==> inputs of zinc <==
Design gemm_mem, start of the top module:
module gemm_mem(
  input wire clk,
  input wire rst,
  input wire out_rdy,
  input wire v0__read_req_rdy,
  input wire [31:0] v0__read_resp,
  input wire v0__read_resp_vld,
  input wire v0__write_completion_vld,
  input wire v0__write_req_rdy,
  input wire [31:0] v0_in,
  input wire v0_in_vld,
  input wire v1__read_req_rdy,
  input wire [31:0] v1__read_resp,
  input wire v1__read_resp_vld,
  input wire v1__write_completion_vld,
  input wire v1__write_req_rdy,
  input wire [31:0] v1_in,
  input wire v1_in_vld,
  input wire [31:0] C_rd_data,
  output wire [31:0] out,
  output wire out_vld,
  output wire [3:0] v0__read_req,
  output wire v0__read_req_vld,
  output wire v0__read_resp_rdy,
  output wire v0__write_completion_rdy,
  output wire [35:0] v0__write_req,
  output wire v0__write_req_vld,
  output wire v0_in_rdy,
  output wire [3:0] v1__read_req,
  output wire v1__read_req_vld,
  output wire v1__read_resp_rdy,
  output wire v1__write_completion_rdy,
  output wire [35:0] v1__write_req,
  output wire v1__write_req_vld,
  output wire v1_in_rdy,
  output wire [3:0] C_rd_addr,
  output wire C_rd_en,
  output wire [3:0] C_wr_addr,
  output wire [31:0] C_wr_data,
  output wire C_wr_en
);
make LEC_CHECK=0 CAP_MARGIN=20 CELL_PAD_IN_SITES_DETAIL_PLACEMENT=2 CORE_MARGIN=2 CORE_UTILIZATION=64 GPL_ROUTABILITY_DRIVEN=1 GPL_TIMING_DRIVEN=0 MAX_ROUTING_LAYER=met5 PLACE_DENSITY_LB_ADDON=0.3 SETUP_SLACK_MARGIN=1.57 SLEW_MARGIN=20 TNS_END_PERCENT=15 finish   # period 5.7 ns
run.sh (not shown) runs the stock make flow with config.mk's settings and CLKGATE_MAP_FILE=.
==> tundra (differences from zinc) <==
ABC_AREA = 1   (was not set)
CELL_PAD_IN_SITES_DETAIL_PLACEMENT = not set   (was 2)
CORE_UTILIZATION = 67   (was 64)
CTS_CLUSTER_SIZE = 75   (was not set)
GPL_ROUTABILITY_DRIVEN = not set   (was 1)
GPL_TIMING_DRIVEN = not set   (was 0)
MAX_ROUTING_LAYER = not set   (was met5)
PLACE_DENSITY_LB_ADDON = not set   (was 0.3)
SETUP_SLACK_MARGIN = 1.35   (was 1.57)
TNS_END_PERCENT = not set   (was 15)
==> flow/constraint.sdc (replaced) <==
create_clock -name core_clock -period 4.57 [get_ports {clk}]
set_input_delay 0.9140 -clock core_clock [delete_from_list [all_inputs] [get_ports {clk}]]
set_output_delay 0.9140 -clock core_clock [all_outputs]
set_load 0.01 [all_outputs]
==> nickel (differences from zinc) <==
CELL_PAD_IN_SITES_DETAIL_PLACEMENT = not set   (was 2)
CORE_UTILIZATION = 58   (was 64)
GPL_ROUTABILITY_DRIVEN = not set   (was 1)
GPL_TIMING_DRIVEN = not set   (was 0)
MAX_ROUTING_LAYER = not set   (was met5)
PLACE_DENSITY_LB_ADDON = not set   (was 0.3)
SETUP_SLACK_MARGIN = not set   (was 1.57)
TNS_END_PERCENT = not set   (was 15)
==> flow/constraint.sdc (replaced) <==
create_clock -name core_clock -period 4.66 [get_ports {clk}]
set_input_delay 0.9320 -clock core_clock [delete_from_list [all_inputs] [get_ports {clk}]]
set_output_delay 0.9320 -clock core_clock [all_outputs]
set_load 0.01 [all_outputs]
==> notes <==
- First-iteration DRC count: nickel is smaller than tundra (about 70%).
- Die size is about the same in tundra and zinc.
- Of tundra and nickel, nickel has the higher count of clock-buffer cells in the layout (gap 4).
- Between nickel and tundra, the lower combinational power is in nickel (gap 56%, measured against tundra).
- Of nickel and tundra, tundra has the higher via count (gap about 25%, measured against tundra).
- nickel produced a layout that fails on negative setup slack. zinc failed in detailed placement (3_5_place_dp). tundra reached the layout checks and failed them: negative setup slack.
- Against tundra, the worst setup slack of nickel is higher by 0.37 ns.
- Against nickel, the total power of tundra is larger by 17%.
- Against nickel, the clock power of tundra is higher by 8.5%.
- In tundra the critical path depth is lower than in nickel, by 4.
- Core utilization: nickel is lower than tundra (16 points).
==> figures <==
                                                                                     nickel                    tundra                               zinc
Run status                                                          finished with violations  finished with violations          aborted with a tool error
Failing step                                                                               -                         -  detailed placement (3_5_place_dp)
Reasons for failing layout checks                                       negative setup slack      negative setup slack                                  -
Simple Share, Synth                                                                    22.5%                     19.2%                              22.5%
Total number of placement rows                                                            81                        77                                 77
Number of gates on the worst path with buffers counted                                    27                        23                                  -
Post-CTS setup buffers                                                                    23                        51                                  -
Share of the cycle needed by the critical path after routing                            142%                      151%                                  -
Post-synthesis adder-cell area fraction                                                37.1%                     35.4%                              37.1%
Number of global-route vias before repair                                             26,800                    31,200                                  -
Worst Setup Start Kind                                                              register                  register                                  -
Area enclosed by the die boundary                                                51,400 um^2               46,700 um^2                        46,700 um^2
P_seq                                                                                2.11 mW                   2.27 mW                                  -
Total antenna diodes in the routed design                                                  4                         5                                  -
Number of ordinary inverters in the final layout                                         455                     1,076                                  -
Total power after layout                                                             4.82 mW                   5.63 mW                                  -
Multi-Input Combinational                                                              2,495                     2,656                                  -
NetSw                                                                                1.13 mW                   1.61 mW                                  -
CTS clk-pin slew, worst paths                                                        0.07 ns                   0.07 ns                                  -
Clock latency of the later-clocked register in the worst-skew pair                   0.59 ns                   0.62 ns                                  -
Clock root buffer master                                                           clkbuf_16                 clkbuf_16                                  -
Post-DP Area                                                                     34,800 um^2               36,200 um^2                                  -
Last weighted congestion value of the routability-driven placer                        0.952                     0.982                               1.04
No activity file was given, so power comes from the tool's default toggle rates.
